== job 6009 ==
==> flow/design.v <==
module  fir(
	input clk,
	input rst_n,			
	input enable,
	input [2:0] tap,		 
	input [15:0] data_in,		
	output [17:0] data_out,		
	output complete
);
localparam
a0 = 16'd1,	 
a1 = 16'd2,
a2 = 16'd2,
a3 = 16'd3,
a4 = 16'd3,
a5 = 16'd3;
reg [15:0] data_reg_0;	 
reg [15:0] data_reg_1;
reg [15:0] data_reg_2;
reg [15:0] data_reg_3;
reg [15:0] data_reg_4;
reg [15:0] data_reg_5;
reg [15:0] multiplication_0;	 
reg [15:0] multiplication_1;
reg [15:0] multiplication_2;
reg [15:0] multiplication_3;
reg [15:0] multiplication_4;
reg [15:0] multiplication_5;
reg [16:0] sum_1;	 
reg [16:0] sum_2;
reg [16:0] sum_3;
reg [17:0] result;  
reg mul_stage, add_stage1, add_stage2, output_stage;	 
always @ (posedge clk or negedge rst_n)
    begin
        if(!rst_n)
        	begin
        		mul_stage <= 1'b0;
        		add_stage1 <= 1'b0;
        		add_stage2 <= 1'b0;
				output_stage <= 1'b0;
        	end
        else
        	begin
        			mul_stage <= enable;
        			add_stage1 <= mul_stage;
        			add_stage2 <= add_stage1;
        			output_stage <= add_stage2;
        	end
    end
always @ (posedge clk or negedge rst_n)
    begin
        if(!rst_n)
        	begin
        		data_reg_0 <= 0;
        		data_reg_1 <= 0;
        		data_reg_2 <= 0;
        		data_reg_3 <= 0;
			data_reg_4 <= 0;
        		data_reg_5 <= 0;
        	end
        else
        	begin
				case (tap)
					3'd2:
					begin
						if (enable) 
							begin
								data_reg_0 <= data_in;
								data_reg_1 <= data_reg_0;
							end
						else 
							begin
								data_reg_0 <= data_reg_0;
								data_reg_1 <= data_reg_1;
							end
					end
					3'd3:
					begin
						if (enable) 
							begin
								data_reg_0 <= data_in;
								data_reg_1 <= data_reg_0;
								data_reg_2 <= data_reg_1;
							end
						else 
							begin
								data_reg_0 <= data_reg_0;
								data_reg_1 <= data_reg_1;
								data_reg_2 <= data_reg_2;
							end
					end
					3'd4:
					begin
						if (enable) 
							begin
								data_reg_0 <= data_in;
								data_reg_1 <= data_reg_0;
								data_reg_2 <= data_reg_1;
								data_reg_3 <= data_reg_2;
							end
						else 
							begin
								data_reg_0 <= data_reg_0;
								data_reg_1 <= data_reg_1;
								data_reg_2 <= data_reg_2;
								data_reg_3 <= data_reg_3;
							end
					end
					3'd5:
					begin
						if (enable) 
							begin
								data_reg_0 <= data_in;
								data_reg_1 <= data_reg_0;
								data_reg_2 <= data_reg_1;
								data_reg_3 <= data_reg_2;
								data_reg_4 <= data_reg_3;
							end
						else 
							begin
								data_reg_0 <= data_reg_0;
								data_reg_1 <= data_reg_1;
								data_reg_2 <= data_reg_2;
								data_reg_3 <= data_reg_3;
								data_reg_4 <= data_reg_4;
							end
					end
					3'd6:
					begin
						if (enable) 
							begin
								data_reg_0 <= data_in;
								data_reg_1 <= data_reg_0;
								data_reg_2 <= data_reg_1;
								data_reg_3 <= data_reg_2;
								data_reg_4 <= data_reg_3;
								data_reg_5 <= data_reg_4;
							end
						else 
							begin
								data_reg_0 <= data_reg_0;
								data_reg_1 <= data_reg_1;
								data_reg_2 <= data_reg_2;
								data_reg_3 <= data_reg_3;
								data_reg_4 <= data_reg_4;
								data_reg_5 <= data_reg_5;
							end
					end
				endcase
        	end
    end
always @ (posedge clk or negedge rst_n)
    begin
        if(!rst_n)
        	begin
        		multiplication_0 <= 0;
        		multiplication_1 <= 0;
        		multiplication_2 <= 0;
        		multiplication_3 <= 0;
			multiplication_4 <= 0;
        		multiplication_5 <= 0;
        	end
        else
        	begin
				case (tap)
					3'd2:
					begin
						if(mul_stage)
							begin
								multiplication_0 <= a0 * data_reg_0;
								multiplication_1 <= a1 * data_reg_1;
							end
						else 
							begin
								multiplication_0 <= multiplication_0;
								multiplication_1 <= multiplication_1;
							end
					end
					3'd3:
					begin
						if(mul_stage)
							begin
								multiplication_0 <= a0 * data_reg_0;
								multiplication_1 <= a1 * data_reg_1;
								multiplication_2 <= a2 * data_reg_2;
							end
						else 
							begin
								multiplication_0 <= multiplication_0;
								multiplication_1 <= multiplication_1;
								multiplication_2 <= multiplication_2;
							end
					end
					3'd4:
					begin
						if(mul_stage)
							begin
								multiplication_0 <= a0 * data_reg_0;
								multiplication_1 <= a1 * data_reg_1;
								multiplication_2 <= a2 * data_reg_2;
								multiplication_3 <= a3 * data_reg_3;
							end
						else 
							begin
								multiplication_0 <= multiplication_0;
								multiplication_1 <= multiplication_1;
								multiplication_2 <= multiplication_2;
								multiplication_3 <= multiplication_3;
							end
					end
					3'd5:
					begin
						if(mul_stage)
							begin
								multiplication_0 <= a0 * data_reg_0;
								multiplication_1 <= a1 * data_reg_1;
								multiplication_2 <= a2 * data_reg_2;
								multiplication_3 <= a3 * data_reg_3;
								multiplication_4 <= a4 * data_reg_4;
							end
						else 
							begin
								multiplication_0 <= multiplication_0;
								multiplication_1 <= multiplication_1;
								multiplication_2 <= multiplication_2;
								multiplication_3 <= multiplication_3;
								multiplication_4 <= multiplication_4;
							end
					end
					3'd6:
					begin
						if(mul_stage)
							begin
								multiplication_0 <= a0 * data_reg_0;
								multiplication_1 <= a1 * data_reg_1;
								multiplication_2 <= a2 * data_reg_2;
								multiplication_3 <= a3 * data_reg_3;
								multiplication_4 <= a4 * data_reg_4;
								multiplication_5 <= a5 * data_reg_5;
							end
						else 
							begin
								multiplication_0 <= multiplication_0;
								multiplication_1 <= multiplication_1;
								multiplication_2 <= multiplication_2;
								multiplication_3 <= multiplication_3;
								multiplication_4 <= multiplication_4;
								multiplication_5 <= multiplication_5;
							end
					end
				endcase
        	end
    end
always @ (posedge clk or negedge rst_n)
    begin
        if(!rst_n)
        	begin
        		sum_1 <= 0;
        		sum_2 <= 0;
			sum_3 <= 0;
        	end
        else
        	begin
				case (tap)
					3'd2:
					begin
						if (add_stage1) 
							begin
								sum_1 <= multiplication_0 + multiplication_1;
								sum_2 <= 0;
							end
						else 
							begin
								sum_1 <= sum_1;
								sum_2 <= sum_2;
							end
					end
					3'd3:
					begin
						if (add_stage1) 
							begin
								sum_1 <= multiplication_0 + multiplication_1;
								sum_2 <= multiplication_2; 
							end
						else 
							begin
								sum_1 <= sum_1;
								sum_2 <= sum_2;
							end
					end
					3'd4:
					begin
						if (add_stage1) 
							begin
								sum_1 <= multiplication_0 + multiplication_1;
								sum_2 <= multiplication_2 + multiplication_3; 
							end
						else 
							begin
								sum_1 <= sum_1;
								sum_2 <= sum_2;
							end
					end
					3'd5:
					begin
						if (add_stage1) 
							begin
								sum_1 <= multiplication_0 + multiplication_1;
								sum_2 <= multiplication_2 + multiplication_3; 
								sum_3 <= multiplication_4;
							end
						else 
							begin
								sum_1 <= sum_1;
								sum_2 <= sum_2;
								sum_3 <= sum_3;
							end
					end
					3'd6:
					begin
						if (add_stage1) 
							begin
								sum_1 <= multiplication_0 + multiplication_1;
								sum_2 <= multiplication_2 + multiplication_3; 
								sum_3 <= multiplication_4 + multiplication_5; 
							end
						else 
							begin
								sum_1 <= sum_1;
								sum_2 <= sum_2;
								sum_3 <= sum_3;
							end
					end
				endcase
        	end
    end
always @ (posedge clk or negedge rst_n)
      begin
          if(!rst_n)
          	begin
          		result <= 0;
          	end
          else
          	begin
				case (tap)
					3'd2:
					begin
						if (add_stage2) 
							begin
								result <= sum_2 + sum_1;
							end
						else 
							begin
								result <= result;
							end
					end
					3'd3:
					begin
						if (add_stage2) 
							begin
								result <= sum_2 + sum_1;
							end
						else 
							begin
								result <= result;
							end
					end
					3'd4:
					begin
						if (add_stage2) 
							begin
								result <= sum_2 + sum_1;
							end
						else 
							begin
								result <= result;
							end
					end
					3'd5:
					begin
						if (add_stage2) 
							begin
								result <= sum_2 + sum_1 + sum_3;
							end
						else 
							begin
								result <= result;
							end
					end
					3'd6:
					begin
						if (add_stage2) 
							begin
								result <= sum_2 + sum_1 + sum_3;
							end
						else 
							begin
								result <= result;
							end
					end
				endcase
          	end
      end
assign data_out = result;	 
assign complete = output_stage;
endmodule
==> flow/config.mk <==
export PLATFORM = sky130hd
export DESIGN_NAME = fir
export DESIGN_NICKNAME = fir
export VERILOG_FILES = /design/flow/design.v
export SDC_FILE = /design/flow/constraint.sdc
export NUM_CORES = 4
export LEC_CHECK = 0
export ABC_AREA = 0
export CAP_MARGIN = 0
export CELL_PAD_IN_SITES_DETAIL_PLACEMENT = 0
export CORE_MARGIN = 2
export CORE_UTILIZATION = 72
export GPL_ROUTABILITY_DRIVEN = 0
export GPL_TIMING_DRIVEN = 1
export MAX_ROUTING_LAYER = met4
export PLACE_DENSITY = 0.65
export SETUP_SLACK_MARGIN = 0.57
export SLEW_MARGIN = 0
==> flow/constraint.sdc <==
create_clock -name core_clock -period 5.31 [get_ports {clk}]
set_input_delay 1.0620 -clock core_clock [delete_from_list [all_inputs] [get_ports {clk}]]
set_output_delay 1.0620 -clock core_clock [all_outputs]
set_load 0.01 [all_outputs]
run.sh (not shown) runs the stock make flow with config.mk's settings and CLKGATE_MAP_FILE=.
--- input diff job 6009..job 286 ---
- PLACE_DENSITY removed (was 0.65)
- PLACE_DENSITY_LB_ADDON newly set to 0.14
- SLEW_MARGIN changed from 0 to 25
- ABC_AREA changed from 0 to 1
- CAP_MARGIN changed from 0 to 20
- SETUP_SLACK_MARGIN changed from 0.57 to 0.78
- CTS_CLUSTER_DIAMETER newly set to 364
- the clock period (ns, I/O delays scaled along) changed from 5.31 to 3.07
### Flow results
Of job 6009 and job 286, the run reporting the higher number of different library cells in the post-synthesis netlist was job 6009.
Met2 layer usage reported by global route delta for job 286 relative to job 6009: 10 points higher
Summary of job 6009 and job 286: one run falls short of a clean finish, namely job 286.
The following lists how job 2662 was set up differently from job 286:
- SLEW_MARGIN: 25 -> 20
- MAX_ROUTING_LAYER: met4 -> unset
- CTS_CLUSTER_SIZE: unset -> 17
- GPL_TIMING_DRIVEN: 1 -> unset
- PLACE_DENSITY_LB_ADDON: 0.14 -> unset
- SETUP_SLACK_MARGIN: 0.78 -> unset
- GPL_ROUTABILITY_DRIVEN: 0 -> unset
- CTS_CLUSTER_DIAMETER: 364 -> 396
- CELL_PAD_IN_SITES_DETAIL_PLACEMENT: 0 -> unset
- the clock period (ns, I/O delays scaled along): 3.07 -> 2.0
### Flow results
A worst setup path endpoint of result[17] is what job 2662 shows, while result[15] belongs to job 286. Cmp job 2662 and job 286 / critical path depth / lower: job 286. The sum of negative setup slack in job 2662 was lower than what job 286 gave. Job 2662 and job 286: no clean run. Status job 286: flow complete, layout not clean - setup timing. Compared with job 286, job 2662 shows a higher mean number of vias per cell. Job 2662 — number of gates resized after CTS 70% higher, job 286 as reference. The run showing the smaller setup slack is job 2662. Compare job 2662 and job 286 | fmax lower: job 2662. Relative to job 286, the met2 wire length measured on job 2662 has increased by a little under 10%. Re cell count: job 2662 is about 5% up on job 286. As far as area share of and-or/or-and cells after synthesis is concerned, job 2662 and job 286 perform about the same.
Here is what was changed in the inputs of job 3917 compared with job 2662.
- removing ABC_AREA (formerly 1)
- removing CTS_CLUSTER_SIZE (formerly 17)
- removing CTS_CLUSTER_DIAMETER (formerly 396)
- changing CORE_UTILIZATION from 72 to 40
- changing the clock period (ns, I/O delays scaled along) from 2.0 to 4.0
==> results <==
- Job 3917 was carried through to the last stage, and its layout satisfied the timing, DRC and antenna checks.
- Job 3917 — worst hold slack 0.16 ns lower, job 2662 as reference
- Summary of job 3917 over job 2662: final cell count without fillers lower; core utilization of the finished layout now smaller; global-route usage over all layers fell by 24 points.
- Summary of job 3917 over job 2662: total number of placement rows climbed 15.
- What job 2662 reported for floorplan die area has to be multiplied by 1.6 to get the figure for job 3917.
- Going from job 2662 to job 3917, synthesized cell count decreased 847; clock period minus worst slack higher.
- | area added between synthesis and finish | higher: job 2662 |
Modified inputs, job 7930 compared to job 3917
- CORE_UTILIZATION now 66, was 40
- SETUP_SLACK_MARGIN now 0.77, previously not set
- the clock period (ns, I/O delays scaled along) now 2.99, was 4.0
## What came out
Although job 7930 finished all stages, its layout failed final checks on setup timing.
Taking job 3917 as the reference point, the data arrival at the endpoint of the critical path of job 7930 falls by 0.22 ns.
From job 3917 to job 7930 the numbers moved as follows: sequential share of layout area moved down, minimum period implied by the final worst setup slack went down 0.19 ns, count of plain and timing-repair buffers in the layout went up by 186.
Diff job 7930 and job 3917: total CTS buffers higher in job 3917
Between job 7930 and job 3917, the wire length is lower for job 3917.
Critical path depth in job 7930 is 1 lower than in job 3917
In the tables for job 7930 and job 3917, routed via count reads higher with job 7930.
[inputs] job 5290 vs job 7930
- SETUP_SLACK_MARGIN: 0.77 -> unset
- CTS_CLUSTER_SIZE: unset -> 25
- ABC_AREA: unset -> 1
- CORE_UTILIZATION: 66 -> 70
- the clock period (ns, I/O delays scaled along): 2.99 -> 2.56
Findings:
- On worst-margin pin slew: between job 5290 and job 7930, it ends up higher for job 5290.
- Relative to job 7930, number of ordinary and repair buffers in the finished layout has decreased by 78 in job 5290.
- Ran to the end and failed final checks on setup timing: job 5290.
- Compared to job 7930, the router laid down more metal wire for job 5290.
- Between job 5290 and job 7930, clock buffer count in the final layout is lower for job 5290, job 7930 comes in above that.
- Sequential share of layout area for job 5290 is lower than for job 7930.
- Job 5290 has less setup slack than job 7930.
- Higher biggest fanout along the worst timing path was reported by job 5290, not job 7930.

Starts from the design.v that is shown in full above.
make LEC_CHECK=0 ABC_AREA=1 CAP_MARGIN=20 CORE_MARGIN=2 CORE_UTILIZATION=72 CTS_CLUSTER_DIAMETER=374 CTS_CLUSTER_SIZE=98 SETUP_SLACK_MARGIN=0.2 SLEW_MARGIN=20 TNS_END_PERCENT=10 finish   # period 1.4 ns
The starting point did not get past 5_1_grt, error GRT-0116.
Change:
- CORE_UTILIZATION: 72 -> 68
- CTS_CLUSTER_DIAMETER: 374 -> unset
- CTS_CLUSTER_SIZE: 98 -> unset
- SETUP_SLACK_MARGIN: 0.2 -> unset
- TNS_END_PERCENT: 10 -> unset
- clock period: 1.4 -> 3.28 ns (I/O delays scaled with it)
Result: The changed run ran to the end with no violations. Die size went up by about 6%. Synthesized area is unchanged. Synthesized cell count is unchanged.
Change:
- CORE_UTILIZATION: 68 -> 72
- CTS_CLUSTER_DIAMETER: unset -> 381
- CTS_CLUSTER_SIZE: unset -> 17
- HOLD_SLACK_MARGIN: unset -> 0.29
- PLACE_DENSITY_LB_ADDON: unset -> 0.2
- SETUP_SLACK_MARGIN: unset -> 0.84
- The changed run finished with timing, DRC and antenna clean
- count of clock-buffer cells in the layout came out lower by 18
- hold slack improves by 0.34 ns
- design area came out higher by about 2%
- setup slack improves by 0.055 ns
Change:
- CORE_UTILIZATION: 72 -> 65
- CTS_CLUSTER_DIAMETER: 381 -> 374
- CTS_CLUSTER_SIZE: 17 -> 98
- HOLD_SLACK_MARGIN: 0.29 -> unset
- PLACE_DENSITY_LB_ADDON: 0.2 -> unset
- SETUP_SLACK_MARGIN: 0.84 -> unset
- clock period: 3.28 -> 1.4 ns (I/O delays scaled with it)
Outcome: With this change the flow aborted during 5_1_grt with DPL-0038. Die size increases by about 10%. Area after synthesis does not change. Synthesized cell count is unchanged.
Change:
- CAP_MARGIN: 20 -> 15
- CORE_UTILIZATION: 65 -> 72
- PLACE_DENSITY: unset -> 0.36
The changed run died in 4_1_cts. Synthesized cell count does not change. Synthesized area is unchanged. Die size goes down by 9.5%.

Starts from the design.v that is shown in full above.
Settings: LEC_CHECK=0, CAP_MARGIN=20, CORE_MARGIN=2, CORE_UTILIZATION=40, SLEW_MARGIN=20; clock period 3.89 ns.
The starting point passed the timing, DRC and antenna checks.
Edit:
clock period = 3.56 ns   (was 3.89 ns; I/O delays follow)
Outcome: The changed run completed and failed the layout checks on negative setup slack. Sequential cell count does not change. Maximum frequency is higher by a few percent.
Edit:
CORE_UTILIZATION = 9   (was 40)
clock period = 4.24 ns   (was 3.56 ns; I/O delays follow)
The changed run completed without violations.
Die area rose to 4.4 times its value.
Fmax decreases by 5.7%.
Edit:
CELL_PAD_IN_SITES_GLOBAL_PLACEMENT = 3   (was default)
CORE_UTILIZATION = 40   (was 9)
GPL_TIMING_DRIVEN = 0   (was default)
HOLD_SLACK_MARGIN = 0.13   (was default)
clock period = 4.0 ns   (was 4.24 ns; I/O delays follow)
Effect:
- The changed run passed the timing, DRC and antenna checks
- area after synthesis does not change
- cell area fell by 10%
- core utilization went up by 35 points
- worst hold slack gets worse by 170 ps
- global-route usage grows by 16 points
- routed wire length went up by 2.7%
- clock-buffer cell count increases by 6
- first-iteration DRC count fell by 9.5%
- via count climbs by 2.2%
- clock skew shrinks by 9.4 ps
Edit:
ABC_AREA = 1   (was default)
CAP_MARGIN = 25   (was 20)
CELL_PAD_IN_SITES_DETAIL_PLACEMENT = 1   (was default)
CELL_PAD_IN_SITES_GLOBAL_PLACEMENT = default   (was 3)
CORE_UTILIZATION = 34   (was 40)
CTS_CLUSTER_DIAMETER = 327   (was default)
CTS_CLUSTER_SIZE = 17   (was default)
GPL_ROUTABILITY_DRIVEN = 0   (was default)
GPL_TIMING_DRIVEN = default   (was 0)
MAX_ROUTING_LAYER = met4   (was default)
SETUP_SLACK_MARGIN = -0.05   (was default)
TNS_END_PERCENT = 90   (was default)
After rerunning: Count of clock-buffer cells in the layout drops by 25. Global-route usage stays flat. Clock skew climbs by 7.0 ps. Synthesized cell count climbs by 60%. Flip-flop count does not change. Final cell count climbs by 47%. Critical path depth does not change. Sequential share of layout area drops by 2.3 points. Die size climbs by 30%. Utilization drops by 9.2 points.
Edit:
ABC_AREA = default   (was 1)
CAP_MARGIN = 20   (was 25)
CELL_PAD_IN_SITES_DETAIL_PLACEMENT = default   (was 1)
CORE_UTILIZATION = 59   (was 34)
CTS_CLUSTER_DIAMETER = default   (was 327)
CTS_CLUSTER_SIZE = default   (was 17)
GPL_ROUTABILITY_DRIVEN = default   (was 0)
HOLD_SLACK_MARGIN = default   (was 0.13)
MAX_ROUTING_LAYER = default   (was met4)
SETUP_SLACK_MARGIN = default   (was -0.05)
TNS_END_PERCENT = default   (was 90)
clock period = 3.89 ns   (was 4.0 ns; I/O delays follow)
What happened: Wire length is lower by about 32%; setup slack got worse by 670 ps; clock-buffer cell count rose by 22.
